==> inputs of v7 <==
==> flow/design.v (excerpt) <==
module fft16 (
    input  wire              clk,
    input  wire              rst_n,
    input  wire              start,
    input  wire signed [8:0] din_i,
    input  wire signed [8:0] din_q,
    output wire              ready,
    output wire              dout_valid,
    output wire signed [8:0] dout_i,
    output wire signed [8:0] dout_q
);
wire signed [8:0] fifo1_dout_i, fifo1_dout_q, fifo2_dout_i, fifo2_dout_q;
fft #(.SAMPLE_WORD_LENGTH(9), .SAMPLE_INT_LENGTH(0), .SAMPLE_FLOAT_LENGTH(8), .FIFO_DEPTH(16)) u_fft (
    .fifo1_dout_i (fifo1_dout_i),
    .fifo1_dout_q (fifo1_dout_q),
    .fifo2_dout_i (fifo2_dout_i),
    .fifo2_dout_q (fifo2_dout_q),
    .din_i        (din_i),
    .din_q        (din_q),
    .strt_pulse   (start),
    .valid_in     (1'b1),
    .rst          (rst_n),
    .clk          (clk),
    .idle         (ready),
    .res_valid    (dout_valid),
    .res_i        (dout_i),
    .res_q        (dout_q)
);
endmodule
clock: 16.3 ns
lec_check: 0
cap_margin: 35
cell_pad_in_sites_detail_placement: 1
cell_pad_in_sites_global_placement: 3
core_margin: 8
core_utilization: 25
cts_cluster_diameter: 292
max_routing_layer: met4
place_density_lb_addon: 0.13
setup_slack_margin: 2.27
slew_margin: 35
run.sh (not shown) runs the stock make flow with config.mk's settings and CLKGATE_MAP_FILE=.
==> v39 (differences from v7) <==
==> flow/config.mk (replaced) <==
export PLATFORM = sky130hd
export DESIGN_NAME = fft16
export DESIGN_NICKNAME = fft16
export VERILOG_FILES = /design/flow/design.v
export SDC_FILE = /design/flow/constraint.sdc
export NUM_CORES = 4
export LEC_CHECK = 0
export CAP_MARGIN = 20
export CORE_MARGIN = 2
export CORE_UTILIZATION = 71
export SETUP_SLACK_MARGIN = -0.82
export SLEW_MARGIN = 20
==> flow/constraint.sdc (replaced) <==
create_clock -name core_clock -period 8.43 [get_ports {clk}]
set_input_delay 1.6860 -clock core_clock [delete_from_list [all_inputs] [get_ports {clk}]]
set_output_delay 1.6860 -clock core_clock [all_outputs]
set_load 0.01 [all_outputs]
==> v25 (differences from v7) <==
==> flow/config.mk (replaced) <==
export PLATFORM = sky130hd
export DESIGN_NAME = fft16
export DESIGN_NICKNAME = fft16
export VERILOG_FILES = /design/flow/design.v
export SDC_FILE = /design/flow/constraint.sdc
export NUM_CORES = 4
export LEC_CHECK = 0
export ABC_AREA = 1
export CAP_MARGIN = 20
export CORE_MARGIN = 2
export CORE_UTILIZATION = 72
export CTS_CLUSTER_DIAMETER = 127
export PLACE_DENSITY = 0.66
export SLEW_MARGIN = 5
==> flow/constraint.sdc (replaced) <==
create_clock -name core_clock -period 9.2 [get_ports {clk}]
set_input_delay 1.8400 -clock core_clock [delete_from_list [all_inputs] [get_ports {clk}]]
set_output_delay 1.8400 -clock core_clock [all_outputs]
set_load 0.01 [all_outputs]
==> v4 (differences from v7) <==
==> flow/config.mk (replaced) <==
export PLATFORM = sky130hd
export DESIGN_NAME = fft16
export DESIGN_NICKNAME = fft16
export VERILOG_FILES = /design/flow/design.v
export SDC_FILE = /design/flow/constraint.sdc
export NUM_CORES = 4
export LEC_CHECK = 0
export CAP_MARGIN = 20
export CELL_PAD_IN_SITES_DETAIL_PLACEMENT = 1
export CORE_MARGIN = 2
export CORE_UTILIZATION = 33
export GPL_ROUTABILITY_DRIVEN = 1
export MIN_ROUTING_LAYER = met2
export PLACE_DENSITY = 0.59
export SLEW_MARGIN = 20
==> flow/constraint.sdc (replaced) <==
create_clock -name core_clock -period 8.73 [get_ports {clk}]
set_input_delay 1.7460 -clock core_clock [delete_from_list [all_inputs] [get_ports {clk}]]
set_output_delay 1.7460 -clock core_clock [all_outputs]
set_load 0.01 [all_outputs]
==> results <==
item	v7	v4	v25	v39
Outcome	complete, no violations	complete, but fails checks	complete, but fails checks	complete, but fails checks
Violated checks	-	setup timing	setup timing	setup timing
Endpoint of the worst setup timing path	u_fft.radix2_U0.out1_i_reg[4]	u_fft.radix2_U0.out1_q_reg[7]	u_fft.radix2_U0.out1_i_reg[3]	u_fft.radix2_U0.out2_i_reg[6]
Non-clock buffer contribution to total cell area	2.74%	12.1%	11.3%	11.2%
Maximum number of pins on one net before global-route repair	123	135	73	135
Post-Route Skew	0.0492 ns	0.0716 ns	0.0592 ns	0.0493 ns
Post-Synth AOI/OAI Area	11.5%	11.5%	7.44%	11.5%
Number of optimization iterations in the first detailed-route pass	5	10	15	9
YS chip area	52900 µm²	52900 µm²	54600 µm²	52900 µm²
Highest metal used	met4	met5	met5	met5
Global-route layer with the greatest usage	met2	met3	met2	met2
Global-route met2 utilization	29.9%	40.7%	74.1%	70.8%
Source of the critical timing path	u_fft.ctrl_U0.current_state[1]	u_fft.ctrl_U0.current_state[1]	u_fft.ctrl_U0.counter_r[0]	u_fft.ctrl_U0.current_state[1]
Arr. time, crit path	13.20 ns	10.60 ns	10.85 ns	10.59 ns
Post-layout instance count excluding filler cells	7818	7963	7895	6730
Fp util	25.0%	33.3%	73.0%	71.4%
Final period util	77.3%	114%	112%	119%
Detailed placement HPWL	151000 µm	136000 µm	126000 µm	117000 µm
Post-detailed-routing wire length	200000 µm	196000 µm	206000 µm	179000 µm
Final RePlAce weighted congestion	0.803	0.970	1.02	0.981
Fraction of standard cell area that is sequential	35.3%	30.7%	31.1%	32.6%
Area growth from synthesis to layout	15.2%	32.5%	26.5%	24.7%
Maximum clock rate	79.4 MHz	100 MHz	97.2 MHz	99.3 MHz


==> v17: inputs <==
Starting RTL as in the previous note.
// fft16
module fft16 (
    input  wire              clk,
    input  wire              rst_n,
    input  wire              start,
    input  wire signed [8:0] din_i,
    input  wire signed [8:0] din_q,
    output wire              ready,
    output wire              dout_valid,
    output wire signed [8:0] dout_i,
    output wire signed [8:0] dout_q
);
wire signed [8:0] fifo1_dout_i, fifo1_dout_q, fifo2_dout_i, fifo2_dout_q;
fft #(.SAMPLE_WORD_LENGTH(9), .SAMPLE_INT_LENGTH(0), .SAMPLE_FLOAT_LENGTH(8), .FIFO_DEPTH(16)) u_fft (
    .fifo1_dout_i (fifo1_dout_i),
    .fifo1_dout_q (fifo1_dout_q),
    .fifo2_dout_i (fifo2_dout_i),
    .fifo2_dout_q (fifo2_dout_q),
    .din_i        (din_i),
    .din_q        (din_q),
    .strt_pulse   (start),
    .valid_in     (1'b1),
    .rst          (rst_n),
    .clk          (clk),
    .idle         (ready),
    .res_valid    (dout_valid),
    .res_i        (dout_i),
    .res_q        (dout_q)
);
endmodule
make LEC_CHECK=0 ABC_AREA=1 CAP_MARGIN=20 CORE_MARGIN=2 CORE_UTILIZATION=71 CTS_CLUSTER_SIZE=72 PLACE_DENSITY_LB_ADDON=0.06 SETUP_SLACK_MARGIN=-0.82 SLEW_MARGIN=20 finish   # period 8.43 ns
==> v34: changes against v17 <==
==> flow/config.mk (replaced) <==
export PLATFORM = sky130hd
export DESIGN_NAME = fft16
export DESIGN_NICKNAME = fft16
export VERILOG_FILES = /design/flow/design.v
export SDC_FILE = /design/flow/constraint.sdc
export NUM_CORES = 4
export LEC_CHECK = 0
export CAP_MARGIN = 20
export CORE_MARGIN = 2
export CORE_UTILIZATION = 30
export SLEW_MARGIN = 20
==> flow/constraint.sdc (replaced) <==
create_clock -name core_clock -period 14.4 [get_ports {clk}]
set_input_delay 2.8800 -clock core_clock [delete_from_list [all_inputs] [get_ports {clk}]]
set_output_delay 2.8800 -clock core_clock [all_outputs]
set_load 0.01 [all_outputs]
==> v15: changes against v17 <==
==> flow/config.mk (replaced) <==
export PLATFORM = sky130hd
export DESIGN_NAME = fft16
export DESIGN_NICKNAME = fft16
export VERILOG_FILES = /design/flow/design.v
export SDC_FILE = /design/flow/constraint.sdc
export NUM_CORES = 4
export LEC_CHECK = 0
export CAP_MARGIN = 20
export CORE_MARGIN = 2
export CORE_UTILIZATION = 62
export SLEW_MARGIN = 20
==> flow/constraint.sdc (replaced) <==
create_clock -name core_clock -period 9.88 [get_ports {clk}]
set_input_delay 1.9760 -clock core_clock [delete_from_list [all_inputs] [get_ports {clk}]]
set_output_delay 1.9760 -clock core_clock [all_outputs]
set_load 0.01 [all_outputs]
==> comparison table <==
quantity                                                                                      v15         v34                         v17
Result of the run                                                      complete, but fails checks  no timing/DRC/antenna violations  complete, but fails checks
Layout check failures                                                                setup timing           -                setup timing
Number of buffers added by the clock tree synthesis step                                       76          78                          72
Accumulated negative setup slack                                                     -0.009176 ns        0 ns                   -68.89 ns
Non-Clock Buffer Count                                                                        589         122                        1048
Share of the final layout cell area in multi-input gates                                   48.14%      48.37%                      46.39%
Mapped Area                                                                             52900 um2   52900 um2                   54610 um2
Parity-gate share of the synthesized area counting xor and xnor cells                      4.910%      4.910%                      3.210%
Synth Instances                                                                              4821        4821                        5897
Distinct lib cells used                                                                       107         107                          70
Portion of synthesized cell area occupied by the leading cell type                         32.69%      32.69%                      31.67%
Number of core rows                                                                           107         154                         101
WP data arrival                                                                          10.42 ns    12.83 ns                    11.60 ns
Post-Route Utilization                                                                     73.94%      33.62%                      91.31%
Placed cell area                                                                        58350 um2   56500 um2                   63050 um2
Insertion delay of the later-clocked pin in the worst-skew pair                           0.64 ns     0.66 ns                     0.69 ns
Vert. Die Dim                                                                            296.1 um    423.9 um                    281.3 um
Proportion of final cell area spent on non-clock buffers                                   7.310%      1.733%                      11.63%
Resized cells post-CTS                                                                         33           0                         253
Tally of filler cells in the layout                                                          6064       17630                        2957
Crit path buffers/inverters                                                                    11           2                          14
Placed wire-length estimate after detailed placement                                    112800 um   110700 um                   127900 um
Tool warning count                                                                             90          87                          90
Area of the placeable core                                                              84880 um2  175700 um2                   76080 um2


==> inputs of run a <==
fft16 again, from the RTL that the note above started with.
Design fft16, start of the top module:
module fft16 (
    input  wire              clk,
    input  wire              rst_n,
    input  wire              start,
    input  wire signed [8:0] din_i,
    input  wire signed [8:0] din_q,
    output wire              ready,
    output wire              dout_valid,
    output wire signed [8:0] dout_i,
    output wire signed [8:0] dout_q
);
Settings: LEC_CHECK=0, ABC_AREA=1, CAP_MARGIN=25, CELL_PAD_IN_SITES_DETAIL_PLACEMENT=0, CORE_MARGIN=2, CORE_UTILIZATION=72, CTS_CLUSTER_DIAMETER=283, GPL_ROUTABILITY_DRIVEN=1, MAX_ROUTING_LAYER=met4, PLACE_DENSITY=0.37, SETUP_SLACK_MARGIN=-0.55, SLEW_MARGIN=20; clock period 8.75 ns.
==> run b (differences from run a) <==
Settings changed: CAP_MARGIN 25 to 20, CELL_PAD_IN_SITES_DETAIL_PLACEMENT 0 to default, CTS_CLUSTER_DIAMETER 283 to default, CTS_CLUSTER_SIZE from default to 97, GPL_ROUTABILITY_DRIVEN 1 to default, MAX_ROUTING_LAYER met4 to default, PLACE_DENSITY 0.37 to default, SETUP_SLACK_MARGIN -0.55 to default.
==> flow/constraint.sdc (replaced) <==
create_clock -name core_clock -period 6.18 [get_ports {clk}]
set_input_delay 1.2360 -clock core_clock [delete_from_list [all_inputs] [get_ports {clk}]]
set_output_delay 1.2360 -clock core_clock [all_outputs]
set_load 0.01 [all_outputs]
==> results.txt <==
Figures from the flow reports.

Placement:
- The run puts the HPWL after detailed placement at 138 mm.
- The run gives the worst slack at placement as -3730 ps.

Outcome:
- Per the run summary, the flow got no further than 5_1_grt.
- The run stopped with a tool error.
- The first error in the log reads "[ERROR GRT-0116] Global routing finished with congestion. Check the congestion regions in the DRC Viewer".

Global route:
- The run puts the global-route usage over all layers at 67.9%.
- In the global route stage, met1 resource usage came out at 69.1%.
- The run puts the met2 usage in global routing at 88.6%.
That was run b.
==> results.txt <==
Figures from the flow reports.

Outcome:
- The stage where the run came to a stop is 5_1_grt.
- The run stopped with a tool error.
- The tool reported: "[ERROR GRT-0232] Routing congestion too high. Check the congestion heatmap in the GUI".

Global route:
- Global routing used 79.6% of the available tracks across all layers.
That was run a.
